==> nickel <==
==> flow/design.v (excerpt) <==
module ieee754multiplier (
    input logic clk, rst_n,
    input logic [31:0] a_i,
    input logic [31:0] b_i,
    input logic start_i,
    output logic done_o,
    output logic nan_o,
    output logic inifinit_o,
    output logic overflow_o,
    output logic underflow_o,
    output logic [31:0] product_o
);
typedef enum logic[1:0] {
    INITIAL_STATE = 2'b00,
    MULTIPLY_STEP = 2'b01,
    RESULT_VERIFICATION_STEP = 2'b10,
    DONE = 2'b11
} MULTIPLIER_FSM_STATE;
MULTIPLIER_FSM_STATE current_state;
logic [31:0] a_r, b_r;  
logic signal_a, signal_b;
logic [7:0] exponent_a, exponent_b;
logic [23:0] mantissa_a, mantissa_b;  
logic [47:0] mantissa_temp;
logic [9:0] exponent_temp;
logic [31:0] product_r;      
logic [1:0]  exponent_hi_r;  
always_comb begin : MULTIPLIER_COMB_BLOCK
    signal_a = a_r[31];  
    signal_b = b_r[31];  
    exponent_a = a_r[30:23];  
    exponent_b = b_r[30:23];  
    mantissa_a[23] = 1;
    mantissa_a[22:0] = a_r[22:0];   
    mantissa_b[23] = 1;
    mantissa_b[22:0] = b_r[22:0];   
    if (mantissa_a[22-:23] == 0 || mantissa_b[22-:23] == 0) begin  
        mantissa_temp = 0;  
        exponent_temp = 0;  
    end else begin
  ...
Settings: LEC_CHECK=0, CAP_MARGIN=40, CELL_PAD_IN_SITES_DETAIL_PLACEMENT=0, CORE_ASPECT_RATIO=0.93, CORE_MARGIN=2, CORE_UTILIZATION=32, CTS_CLUSTER_DIAMETER=308, CTS_CLUSTER_SIZE=14, GPL_TIMING_DRIVEN=1, MAX_ROUTING_LAYER=met5, PLACE_DENSITY=0.89, SETUP_SLACK_MARGIN=-0.98, SLEW_MARGIN=25, TNS_END_PERCENT=15; clock period 9.79 ns.
run.sh (not shown) runs the stock make flow with config.mk's settings and CLKGATE_MAP_FILE=.
==> cedar (differences from nickel) <==
- CORE_UTILIZATION: 32 -> 69
- PLACE_DENSITY: 0.89 -> default
- PLACE_DENSITY_LB_ADDON: default -> 0.11
- SETUP_SLACK_MARGIN: -0.98 -> 1.16
- TNS_END_PERCENT: 15 -> default
==> flow/constraint.sdc (replaced) <==
create_clock -name core_clock -period 7.61 [get_ports {clk}]
set_input_delay 1.5220 -clock core_clock [delete_from_list [all_inputs] [get_ports {clk}]]
set_output_delay 1.5220 -clock core_clock [all_outputs]
set_load 0.01 [all_outputs]
==> juniper (differences from nickel) <==
- CORE_UTILIZATION: 32 -> 70
- CTS_CLUSTER_DIAMETER: 308 -> 362
- PLACE_DENSITY: 0.89 -> 0.64
- SETUP_SLACK_MARGIN: -0.98 -> 1.16
- TNS_END_PERCENT: 15 -> default
==> flow/constraint.sdc (replaced) <==
create_clock -name core_clock -period 14.2 [get_ports {clk}]
set_input_delay 2.8400 -clock core_clock [delete_from_list [all_inputs] [get_ports {clk}]]
set_output_delay 2.8400 -clock core_clock [all_outputs]
set_load 0.01 [all_outputs]
==> maple (differences from nickel) <==
- CORE_UTILIZATION: 32 -> 72
- CTS_CLUSTER_SIZE: 14 -> 99
- PLACE_DENSITY: 0.89 -> 0.48
- SETUP_SLACK_MARGIN: -0.98 -> -0.97
- TNS_END_PERCENT: 15 -> default
==> results.toml <==
# yosys + openroad results
[outcome]
status = "no timing/DRC/antenna violations"

[cells_and_area]
fin_area_um2 = 27700

[clock_tree]
clk_pin_slew_worst_paths_ps = 70

[global_routing]
grt_pass1_wl_um = 109000
antenna_found_initial = 2

[sta]
finalCriticalPeriod_ps = 8210

[die]
die_w_um = 292

[critical_path]
rr_endpoint = "product_r[5]$_DFFE_PN0P_"
the above is filed under nickel

==> results.toml <==
# yosys + openroad results
[detailed_routing]
diodes = 0
dr.pass1.iters = 6

[synth]
xor_area_frac = 0.0134

[cells_and_area]
logic_area_um2 = 18300
fin_area_um2 = 26900

[min_path]
min_path_type = "register to register"

[sta]
finalCriticalPeriod_ps = 8290
finalMaxSlewViolations = 0
worstMarginPinSlew_ps = 794

[die]
die_w_um = 196
tap_cells = 435

[critical_path]
rr_endpoint = "product_r[17]$_DFFE_PN0P_"
critPathBufInv = 6
crit_family = "adder cells"

[outcome]
status = "no timing/DRC/antenna violations"

[clock_tree]
clk_pin_slew_worst_paths_ps = 70
h-tree-depth = 4
the above is filed under maple

==> results.toml <==
# yosys + openroad results
[critical_path]
rr_endpoint = "exponent_hi_r[0]$_DFFE_PN0P_"

[cells_and_area]
fin_area_um2 = 26900
fin_nets = 3464

[clock_tree]
clock.latency.late_pin_ps = 440

[place]
routabilityCongestion = 0.996

[synth]
flop_cell = "dfrtp_1"

[global_routing]
grt_pass1_wl_um = 106000
antenna_found_initial = 0

[sta]
finalCriticalPeriod_ps = 8440

[outcome]
status = "no timing/DRC/antenna violations"

[die]
die_w_um = 199
core_region_area_um2 = 34900

[detailed_routing]
antenna_left = 0
the above is filed under juniper

==> results.toml <==
# yosys + openroad results
[cells_and_area]
final-clk-cell-share = 0.0196
fin_area_um2 = 29500

[outcome]
status = "no timing/DRC/antenna violations"

[global_routing]
antenna_found_initial = 2
grt_pass1_wl_um = 121000

[die]
die_w_um = 200
tap_cells = 476

[clock_tree]
clk_pin_slew_worst_paths_ps = 80

[critical_path]
rr_endpoint = "product_r[28]$_DFFE_PN0P_"

[sta]
finalCriticalPeriod_ps = 7110
the above is filed under cedar

